Design Cordic, start of the top module:
module Cordic #(parameter MODE = 0, STAGES = 8, WIDTH = 16, PHASE_WIDTH = 19)(
input wire                        in_clk,
input wire                        in_rst,
input wire                        in_enable,
input wire    [WIDTH-1:0]         in_x,
input wire    [WIDTH-1:0]         in_y,
input wire    [PHASE_WIDTH-1:0]   in_phase,
output wire                       out_valid,
output wire   [PHASE_WIDTH-1:0]   out_phase,
output wire   [WIDTH-1:0]         out_x,
output wire   [WIDTH-1:0]         out_y
);
Size in the first run: roughly 7000 cells after synthesis, ~540 flip-flops, about 0.052 mm^2 of cells after synthesis.
==> flow/config.mk <==
export PLATFORM = sky130hd
export DESIGN_NAME = Cordic
export DESIGN_NICKNAME = Cordic
export VERILOG_FILES = /design/flow/design.v
export SDC_FILE = /design/flow/constraint.sdc
export NUM_CORES = 4
export LEC_CHECK = 0
export ABC_AREA = 1
export CAP_MARGIN = 20
export CORE_ASPECT_RATIO = 0.99
export CORE_MARGIN = 2
export CORE_UTILIZATION = 24
export CTS_CLUSTER_DIAMETER = 292
export GPL_TIMING_DRIVEN = 0
export MAX_ROUTING_LAYER = met5
export PLACE_DENSITY = 0.62
export SETUP_SLACK_MARGIN = 2.14
export SLEW_MARGIN = 20
==> flow/constraint.sdc <==
create_clock -name core_clock -period 12.5 [get_ports {in_clk}]
set_input_delay 2.5000 -clock core_clock [delete_from_list [all_inputs] [get_ports {in_clk}]]
set_output_delay 2.5000 -clock core_clock [all_outputs]
set_load 0.01 [all_outputs]
run.sh (not shown) runs the stock make flow with config.mk's settings and CLKGATE_MAP_FILE=.
Then changed:
- ABC_AREA: 1 -> not set
- CORE_ASPECT_RATIO: 0.99 -> not set
- CORE_UTILIZATION: 24 -> 72
- CTS_CLUSTER_DIAMETER: 292 -> not set
- GPL_TIMING_DRIVEN: 0 -> not set
- MAX_ROUTING_LAYER: met5 -> not set
- PLACE_DENSITY: 0.62 -> 0.37
- SETUP_SLACK_MARGIN: 2.14 -> not set
- clock period: 12.5 -> 8.27 ns (I/O delays scaled with it)
Effect: The changed run ran to the end with violations: negative setup slack; utilization goes up by 51 points; routed wire length drops by about 18%; setup slack loses 3700 ps; non-clock buffer count shrinks by 162; hold slack is better by 96 ps; first-iteration DRC count falls by about 4.5%.
Then changed:
- CAP_MARGIN: 20 -> 40
- PLACE_DENSITY: 0.37 -> not set
- TNS_END_PERCENT: not set -> 45
- clock period: 8.27 -> 7.07 ns (I/O delays scaled with it)
Result: The new run ran to the end with violations: negative setup slack. Non-clock buffer count is higher by 86. Die area does not change. Core utilization went up by 0.95 points. Hold slack is about the same. Flip-flop count does not change. Global-route usage is lower by 0.23 points. Cell area increases by 1.2%. Worst setup slack degrades by 810 ps.
Then changed:
- CAP_MARGIN: 40 -> 20
- CORE_UTILIZATION: 72 -> 52
- CTS_CLUSTER_SIZE: not set -> 100
- TNS_END_PERCENT: 45 -> not set
- clock period: 7.07 -> 4.94 ns (I/O delays scaled with it)
=> The new run finished with negative setup slack left. Routed wire length went up slightly. Design area climbs by a few percent. Die area grows by well over a third. Setup slack loses 1600 ps. Worst hold slack degrades by 79 ps.
Then changed:
- CORE_UTILIZATION: 52 -> 37
- CTS_CLUSTER_SIZE: 100 -> not set
- clock period: 4.94 -> 8.77 ns (I/O delays scaled with it)
Effect:
- The new run finished with timing, DRC and antenna clean
- clock-buffer cell count does not change
- wire length goes down by 2.5%
- first-iteration DRC count goes down by about 16%
- worst setup slack is better by 2700 ps
- die size goes up by 40%

========
Starting RTL as in the previous note.
Settings: LEC_CHECK=0, ABC_AREA=1, CAP_MARGIN=10, CELL_PAD_IN_SITES_DETAIL_PLACEMENT=0, CORE_MARGIN=2, CORE_UTILIZATION=72, CTS_CLUSTER_SIZE=90, MAX_ROUTING_LAYER=met4, MIN_ROUTING_LAYER=met1, PLACE_DENSITY_LB_ADDON=0.09, SETUP_SLACK_MARGIN=0.99, SLEW_MARGIN=20; clock period 5.47 ns.
The baseline ran to the end with violations: setup timing.
Change:
- ABC_AREA: 1 -> default
- CAP_MARGIN: 10 -> 20
- CELL_PAD_IN_SITES_DETAIL_PLACEMENT: 0 -> default
- CORE_UTILIZATION: 72 -> 40
- CTS_CLUSTER_SIZE: 90 -> default
- MAX_ROUTING_LAYER: met4 -> default
- MIN_ROUTING_LAYER: met1 -> default
- PLACE_DENSITY_LB_ADDON: 0.09 -> default
- SETUP_SLACK_MARGIN: 0.99 -> default
- clock period: 5.47 -> 8.77 ns (I/O delays scaled with it)
=> The new run completed with no timing, DRC or antenna violations; count of clock-buffer cells in the layout grows by 17; sequential cell count does not change; routed wire length shrinks by 21%; final area shrinks by 5.7%; non-clock buffer count shrinks by 240; die area grows by 74%; worst setup slack is better by 1.2 ns.
Change:
- ABC_AREA: default -> 1
- CTS_CLUSTER_DIAMETER: default -> 292
- clock period: 8.77 -> 9.0 ns (I/O delays scaled with it)
Effect: The new run completed without violations; sequential cell count stays the same; routed wire length went up by about a fifth; non-clock buffer count went down by 2; hold slack hardly moves; via count went up by about a fifth; cell count went up by about a fifth.
Change:
- ABC_AREA: 1 -> default
- CORE_UTILIZATION: 40 -> 72
- CTS_CLUSTER_DIAMETER: 292 -> default
- CTS_CLUSTER_SIZE: default -> 100
- TNS_END_PERCENT: default -> 45
- clock period: 9.0 -> 7.07 ns (I/O delays scaled with it)
Result: Now the flow finished but failed the layout checks on setup timing. Worst setup slack is worse by 1.9 ns. Die area decreases by 46%. Design area fell by 2.8%. Final cell count is lower by 24%. Global-route usage climbs by 12 points.
